==> flow/design.v (excerpt) <==
module SIMD(clk,rst,opcode,funct3,funct7,rd_data1,rd_data2,rd_data3,w_add,immed,instrc_add,wr_add,wr_data );
Size in the first run: roughly 3900 cells after synthesis, about 86 flip-flops, about 110 I/O pins, ~33000 sq um of cells after synthesis.
Settings: LEC_CHECK=0, CAP_MARGIN=20, CORE_MARGIN=2, CORE_UTILIZATION=69, CTS_CLUSTER_DIAMETER=353, CTS_CLUSTER_SIZE=98, MAX_ROUTING_LAYER=met4, PLACE_DENSITY=0.41, SLEW_MARGIN=20; clock period 16.0 ns.
run.sh (not shown) runs the stock make flow with config.mk's settings and CLKGATE_MAP_FILE=.
Next try:
--- a/flow/config.mk
+++ b/flow/config.mk
@@ -7,0 +8 @@
+export ABC_AREA = 1
@@ -10,5 +11 @@
-export CORE_UTILIZATION = 69
-export CTS_CLUSTER_DIAMETER = 353
-export CTS_CLUSTER_SIZE = 98
-export MAX_ROUTING_LAYER = met4
-export PLACE_DENSITY = 0.41
+export CORE_UTILIZATION = 66
==> flow/constraint.sdc (replaced) <==
create_clock -name core_clock -period 7.1 [get_ports {clk}]
set_input_delay 1.4200 -clock core_clock [delete_from_list [all_inputs] [get_ports {clk}]]
set_output_delay 1.4200 -clock core_clock [all_outputs]
set_load 0.01 [all_outputs]
- With this change the flow never finished: it broke off in global routing
- synthesized area rises by a few percent
- die area rises by roughly a tenth
- synthesized cell count rises by a quarter to a third
Next try:
--- a/flow/config.mk
+++ b/flow/config.mk
@@ -11 +11,3 @@
-export CORE_UTILIZATION = 66
+export CORE_UTILIZATION = 71
+export CTS_CLUSTER_DIAMETER = 188
+export CTS_CLUSTER_SIZE = 100
==> flow/constraint.sdc (replaced) <==
create_clock -name core_clock -period 12.4 [get_ports {clk}]
set_input_delay 2.4800 -clock core_clock [delete_from_list [all_inputs] [get_ports {clk}]]
set_output_delay 2.4800 -clock core_clock [all_outputs]
set_load 0.01 [all_outputs]
With this change the flow finished with timing, DRC and antenna clean.
Die area went down by about 7%.
Synthesized cell count does not change.
Synthesized area does not change.

---

## oak
SIMD again, from the RTL that the note above started with.
==> flow/design.v (excerpt) <==
module SIMD(clk,rst,opcode,funct3,funct7,rd_data1,rd_data2,rd_data3,w_add,immed,instrc_add,wr_add,wr_data );
Settings: LEC_CHECK=0, CAP_MARGIN=20, CORE_MARGIN=2, CORE_UTILIZATION=72, CTS_CLUSTER_DIAMETER=309, CTS_CLUSTER_SIZE=95, PLACE_DENSITY=0.4, SLEW_MARGIN=20; clock period 9.01 ns.
global routing: oak exited with error
Input-level comparison between pine and oak:
# oak
export LEC_CHECK = 0
export CAP_MARGIN = 20
export CORE_MARGIN = 2
export CORE_UTILIZATION = 72
export CTS_CLUSTER_DIAMETER = 309
export CTS_CLUSTER_SIZE = 95
export PLACE_DENSITY = 0.4
export SLEW_MARGIN = 20
create_clock -name core_clock -period 9.01 [get_ports {clk}]
# pine
export LEC_CHECK = 0
export CAP_MARGIN = 20
export CORE_MARGIN = 2
export CORE_UTILIZATION = 36
export SLEW_MARGIN = 20
create_clock -name core_clock -period 12.4 [get_ports {clk}]
Results
- oak and pine: one clean run, pine; the rest did not finish clean.
- In pine the standard-cell row count turned out 33 higher than in oak.
- Diff oak -> pine: HPWL after detailed placement now sits at about the same level; final weighted congestion in routability-driven placement decreased by 20% relative to the old numbers; area of the die shows an increase of about 100%; number of port buffers barely changed.
Relative to pine, the following input files were edited for birch:
# pine
export LEC_CHECK = 0
export CAP_MARGIN = 20
export CORE_MARGIN = 2
export CORE_UTILIZATION = 36
export SLEW_MARGIN = 20
create_clock -name core_clock -period 12.4 [get_ports {clk}]
# birch
export LEC_CHECK = 0
export CAP_MARGIN = 20
export CORE_MARGIN = 2
export CORE_UTILIZATION = 70
export CTS_CLUSTER_SIZE = 43
export SETUP_SLACK_MARGIN = 2.13
export SLEW_MARGIN = 20
create_clock -name core_clock -period 11.0 [get_ports {clk}]
Notes after the runs:
The flow did not stop early for pine: all stages ran, and the layout cleared the timing, DRC and antenna checks.
birch completed end to end; final checks failed (max-capacitance violations, max-slew violations).
Side by side, final cell count turned out lower in birch than in pine.
Looking at endpoint of the worst setup timing path, the wr_data[13] result is from birch; the wr_data[11] one comes from pine.
Looking at maximum cell stage delay along the critical path, birch sits above pine.
Chip area line of the yosys report: birch vs pine identical
Design area, birch vs pine: up by a few percent
Compared birch vs pine, and initial standard-cell utilization of the core is up in birch.
Compared with pine, in birch area overhead of the layout relative to synthesis went up by 5.3 points, area of the core has decreased, worst setup slack increased by 0.46 ns relative to the old numbers, multi-input gate area in the final layout now sits higher, leakage power total +about 4.6%.
Power: birch draws more than pine
The following lists how maple was set up differently from birch:
# birch
export LEC_CHECK = 0
export CAP_MARGIN = 20
export CORE_MARGIN = 2
export CORE_UTILIZATION = 70
export CTS_CLUSTER_SIZE = 43
export SETUP_SLACK_MARGIN = 2.13
export SLEW_MARGIN = 20
create_clock -name core_clock -period 11.0 [get_ports {clk}]
# maple
export LEC_CHECK = 0
export CAP_MARGIN = 20
export CORE_MARGIN = 2
export CORE_UTILIZATION = 40
export SLEW_MARGIN = 20
create_clock -name core_clock -period 10.6 [get_ports {clk}]
==> comparison <==
maple | stages: all done | timing, DRC, antenna: all pass. On proportion of cell area spent on the clock network, maple tracks birch almost exactly. The lower peak supply drop came out of maple. Summary of the comparison: longest individual stage delay on the worst path is lower in maple, relative to birch.
### maple -> cedar
# maple
export LEC_CHECK = 0
export CAP_MARGIN = 20
export CORE_MARGIN = 2
export CORE_UTILIZATION = 40
export SLEW_MARGIN = 20
create_clock -name core_clock -period 10.6 [get_ports {clk}]
# cedar
export LEC_CHECK = 0
export CAP_MARGIN = 20
export CORE_MARGIN = 2
export CORE_UTILIZATION = 65
export MAX_ROUTING_LAYER = met4
export SLEW_MARGIN = 20
create_clock -name core_clock -period 9.01 [get_ports {clk}]
==> comparison <==
Ran to the end and failed final checks on negative setup slack: cedar.
In cedar the setup slack turned out 0.85 ns lower than in maple.
cedar and maple ended up with nearly the same worst hold slack after final layout.
cedar: area of the chip is about 40% lower than what maple reported.
maple → cedar: inverter count of the layout excluding clock inverters stayed essentially flat, synthesized area per cell has remained practically unchanged, met1 global-route usage shows an increase of 20 points, detailed-route via count rose by 19%, detailed-router iteration count before antenna repair increased by 1 relative to the old numbers.
Between maple and cedar, global-route wire length before repair increased.
Power is estimated from default activity; no workload was simulated.
